==> inputs of delta <==
==> flow/design.v <==
module ALU(
    input logic CLK,
    input logic RST,
    input logic ACT,
    input logic[3:0]  OP,
    input logic[1:0]  MOVI,
    input logic[31:0] REG_A,
    input logic[31:0] REG_B,
    input logic[31:0] MEM,
    input logic[31:0] IMM,
    output logic[31:0] DATA,
    output logic       RDY,
    output logic       VLD
);
    typedef enum logic [1:0] {
        INIT,
        FIRST_STAGE,
        MUL_FIRST_STAGE,
        MUL_SECOND_STAGE
    } state_type;
    state_type state_curr;
    state_type state_next;
    logic[31:0] operand_A;
    logic[31:0] operand_B;
    logic[31:0] norm_res;
    logic[31:0] norm_reg;
    logic[63:0] mult_res;
    logic       mult_req;
    always_comb begin
        case (state_curr)
            INIT:
                if (ACT) begin
                    if (mult_req)
                        state_next = MUL_FIRST_STAGE;
                    else
                        state_next = FIRST_STAGE;
                end else
                     state_next = INIT;
            FIRST_STAGE:      state_next = INIT;
            MUL_FIRST_STAGE:  state_next = MUL_SECOND_STAGE;
            MUL_SECOND_STAGE: state_next = INIT;
        endcase
    end
    always_ff @(posedge CLK) begin
        if (RST) begin
            state_curr  <= INIT;
        end else begin
            state_curr <= state_next;
            if (state_next == MUL_FIRST_STAGE)
                mult_res <= operand_A * operand_B;
            if (state_next == FIRST_STAGE)
                norm_reg <= norm_res;
        end
    end
    always_comb begin
        case (state_curr)
            INIT:             DATA = 32'b0;
            FIRST_STAGE:      DATA = norm_reg;
            MUL_FIRST_STAGE:  DATA = mult_res[31:0];
            MUL_SECOND_STAGE: DATA = mult_res[63:32];
        endcase
    end
    assign operand_A = REG_A;
    assign VLD = (state_curr != INIT) & ~RST;
    assign RDY = state_curr == INIT;
    always_comb begin
        case (MOVI)
            2'b00:   operand_B = REG_B;
            2'b01:   operand_B = MEM;
            2'b10:   operand_B = IMM;
            default: operand_B = '0;
        endcase
    end
    always_comb begin
        norm_res = 32'b0;
        mult_req = 0;
        if (RDY) begin
            case (OP)
                4'b0000: norm_res = operand_A + operand_B;             
                4'b0001: norm_res = operand_A - operand_B;             
                4'b0010: mult_req = 1;                                 
                4'b0011: norm_res = {1'b0, operand_B[31:1]};           
                4'b0100: norm_res = {operand_B[30:0], 1'b0};           
                4'b0101: norm_res = {operand_B[0], operand_B[31:1]};   
                4'b0110: norm_res = {operand_B[30:0], operand_B[31]};  
                4'b0111: norm_res = ~operand_B;                        
                4'b1000: norm_res = operand_A & operand_B;             
                4'b1001: norm_res = operand_A | operand_B;             
                4'b1010: norm_res = operand_A ^ operand_B;             
                4'b1011: norm_res = ~(operand_A & operand_B);          
                4'b1100: norm_res = ~(operand_A | operand_B);          
                4'b1101: norm_res = ~(operand_A ^ operand_B);          
                4'b1110: norm_res = operand_B + 1;                     
                4'b1111: norm_res = operand_B - 1;                     
            endcase
        end
    end
endmodule
==> flow/run.sh <==
#!/bin/bash
# the make line also repeats each setting of config.mk as NAME=value (left out here)
make -C /OpenROAD-flow-scripts/flow DESIGN_CONFIG=/design/flow/config.mk WORK_HOME=/design/flow/orfs CLKGATE_MAP_FILE= finish
==> flow/config.mk <==
export PLATFORM = sky130hd
export DESIGN_NAME = ALU
export DESIGN_NICKNAME = ALU
export VERILOG_FILES = /design/flow/design.v
export SDC_FILE = /design/flow/constraint.sdc
export NUM_CORES = 4
export LEC_CHECK = 0
export CAP_MARGIN = 20
export CORE_MARGIN = 2
export CORE_UTILIZATION = 60
export CTS_CLUSTER_SIZE = 59
export MAX_ROUTING_LAYER = met4
export SETUP_SLACK_MARGIN = 1.67
export SLEW_MARGIN = 20
==> flow/constraint.sdc <==
create_clock -name core_clock -period 5.71 [get_ports {CLK}]
set_input_delay 1.1420 -clock core_clock [delete_from_list [all_inputs] [get_ports {CLK}]]
set_output_delay 1.1420 -clock core_clock [all_outputs]
set_load 0.01 [all_outputs]
==> maple: changes against delta <==
==> flow/config.mk (replaced) <==
export PLATFORM = sky130hd
export DESIGN_NAME = ALU
export DESIGN_NICKNAME = ALU
export VERILOG_FILES = /design/flow/design.v
export SDC_FILE = /design/flow/constraint.sdc
export NUM_CORES = 4
export LEC_CHECK = 0
export ABC_AREA = 0
export CAP_MARGIN = 5
export CORE_MARGIN = 2
export CORE_UTILIZATION = 70
export PLACE_DENSITY_LB_ADDON = 0.01
export SETUP_SLACK_MARGIN = 1.02
export SLEW_MARGIN = 20
==> flow/constraint.sdc (replaced) <==
create_clock -name core_clock -period 3.56 [get_ports {CLK}]
set_input_delay 0.7120 -clock core_clock [delete_from_list [all_inputs] [get_ports {CLK}]]
set_output_delay 0.7120 -clock core_clock [all_outputs]
set_load 0.01 [all_outputs]
==> results <==
- maple did not get past global routing (GRT-0116). delta reached the layout checks and failed them: setup timing.
- In synthesized area, delta and maple do not differ.
- In maple the die area is smaller than in delta, by about 14%.
- In synthesized cell count, maple and delta do not differ.

* * *

==> try-garnet <==
RTL: the design.v shown in full above, as it stands there.
clock: 10.5 ns
lec_check: 0
cap_margin: 20
cell_pad_in_sites_detail_placement: 1
core_aspect_ratio: 0.94
core_margin: 2
core_utilization: 40
gpl_timing_driven: 0
slew_margin: 20
run.sh (not shown) runs the stock make flow with config.mk's settings and CLKGATE_MAP_FILE=.
==> inputs of try-xenon, as changes to try-garnet <==
--- a/flow/config.mk
+++ b/flow/config.mk
@@ -7,8 +7,8 @@
 export LEC_CHECK = 0
 export CAP_MARGIN = 20
-export CELL_PAD_IN_SITES_DETAIL_PLACEMENT = 1
-export CORE_ASPECT_RATIO = 0.94
 export CORE_MARGIN = 2
 export CORE_UTILIZATION = 40
-export GPL_TIMING_DRIVEN = 0
+export CTS_CLUSTER_SIZE = 13
+export SETUP_SLACK_MARGIN = -0.92
 export SLEW_MARGIN = 20
+export TNS_END_PERCENT = 5
==> inputs of try-ember, as changes to try-garnet <==
--- a/flow/config.mk
+++ b/flow/config.mk
@@ -7,8 +7,5 @@
 export LEC_CHECK = 0
 export CAP_MARGIN = 20
-export CELL_PAD_IN_SITES_DETAIL_PLACEMENT = 1
-export CORE_ASPECT_RATIO = 0.94
 export CORE_MARGIN = 2
 export CORE_UTILIZATION = 40
-export GPL_TIMING_DRIVEN = 0
 export SLEW_MARGIN = 20
==> flow/constraint.sdc (replaced) <==
create_clock -name core_clock -period 10.3 [get_ports {CLK}]
set_input_delay 2.0600 -clock core_clock [delete_from_list [all_inputs] [get_ports {CLK}]]
set_output_delay 2.0600 -clock core_clock [all_outputs]
set_load 0.01 [all_outputs]
==> comparison table <==
Actual slew at the worst max-slew pin: try-xenon 1.126 ns; try-garnet 1.315 ns; try-ember 1.179 ns
Violation count after the first detailed-route iteration: try-xenon 4318; try-garnet 5141; try-ember 3840
Via count of the first global-routing pass: try-xenon 40023; try-garnet 44290; try-ember 41042
Number of placement rows: try-xenon 121; try-garnet 117; try-ember 121
Placed cell count: try-xenon 6878; try-garnet 6769; try-ember 6955
Outcome: try-xenon finished with violations; try-garnet finished with violations; try-ember finished clean
Violated checks: try-xenon negative setup slack; try-garnet negative setup slack; try-ember -
Utilization of the core after routing: try-xenon 0.4652; try-garnet 0.4639; try-ember 0.4727
Final-layout clock-cell area share: try-xenon 0.006062; try-garnet 0.006215; try-ember 0.005844
GR Layer Usage met3: try-xenon 0.06124; try-garnet 0.1319; try-ember 0.04910
Layout non-clock buf frac: try-xenon 0.1136; try-garnet 0.09099; try-ember 0.1263
Buffers inserted by post-CTS timing repair: try-xenon 0; try-garnet 57; try-ember 0
Clock Skews: try-xenon 0.007217 ns; try-garnet 0.01019 ns; try-ember 0.006803 ns
Worst slew margin relative to its limit: try-xenon 0.2467; try-garnet 0.1203; try-ember 0.2080
Number of fillers in the final layout: try-xenon 10744; try-garnet 12748; try-ember 10613
Placement-stage cell area: try-xenon 0.05022 mm2; try-garnet 0.04759 mm2; try-ember 0.05094 mm2
Layout Cells excl Fill: try-xenon 6901; try-garnet 6855; try-ember 6974
Detailed-route wire length: try-xenon 182.3 mm; try-garnet 225.3 mm; try-ember 181.9 mm
Summed area of non-filler cells in the final layout: try-xenon 0.05056 mm2; try-garnet 0.05033 mm2; try-ember 0.05139 mm2
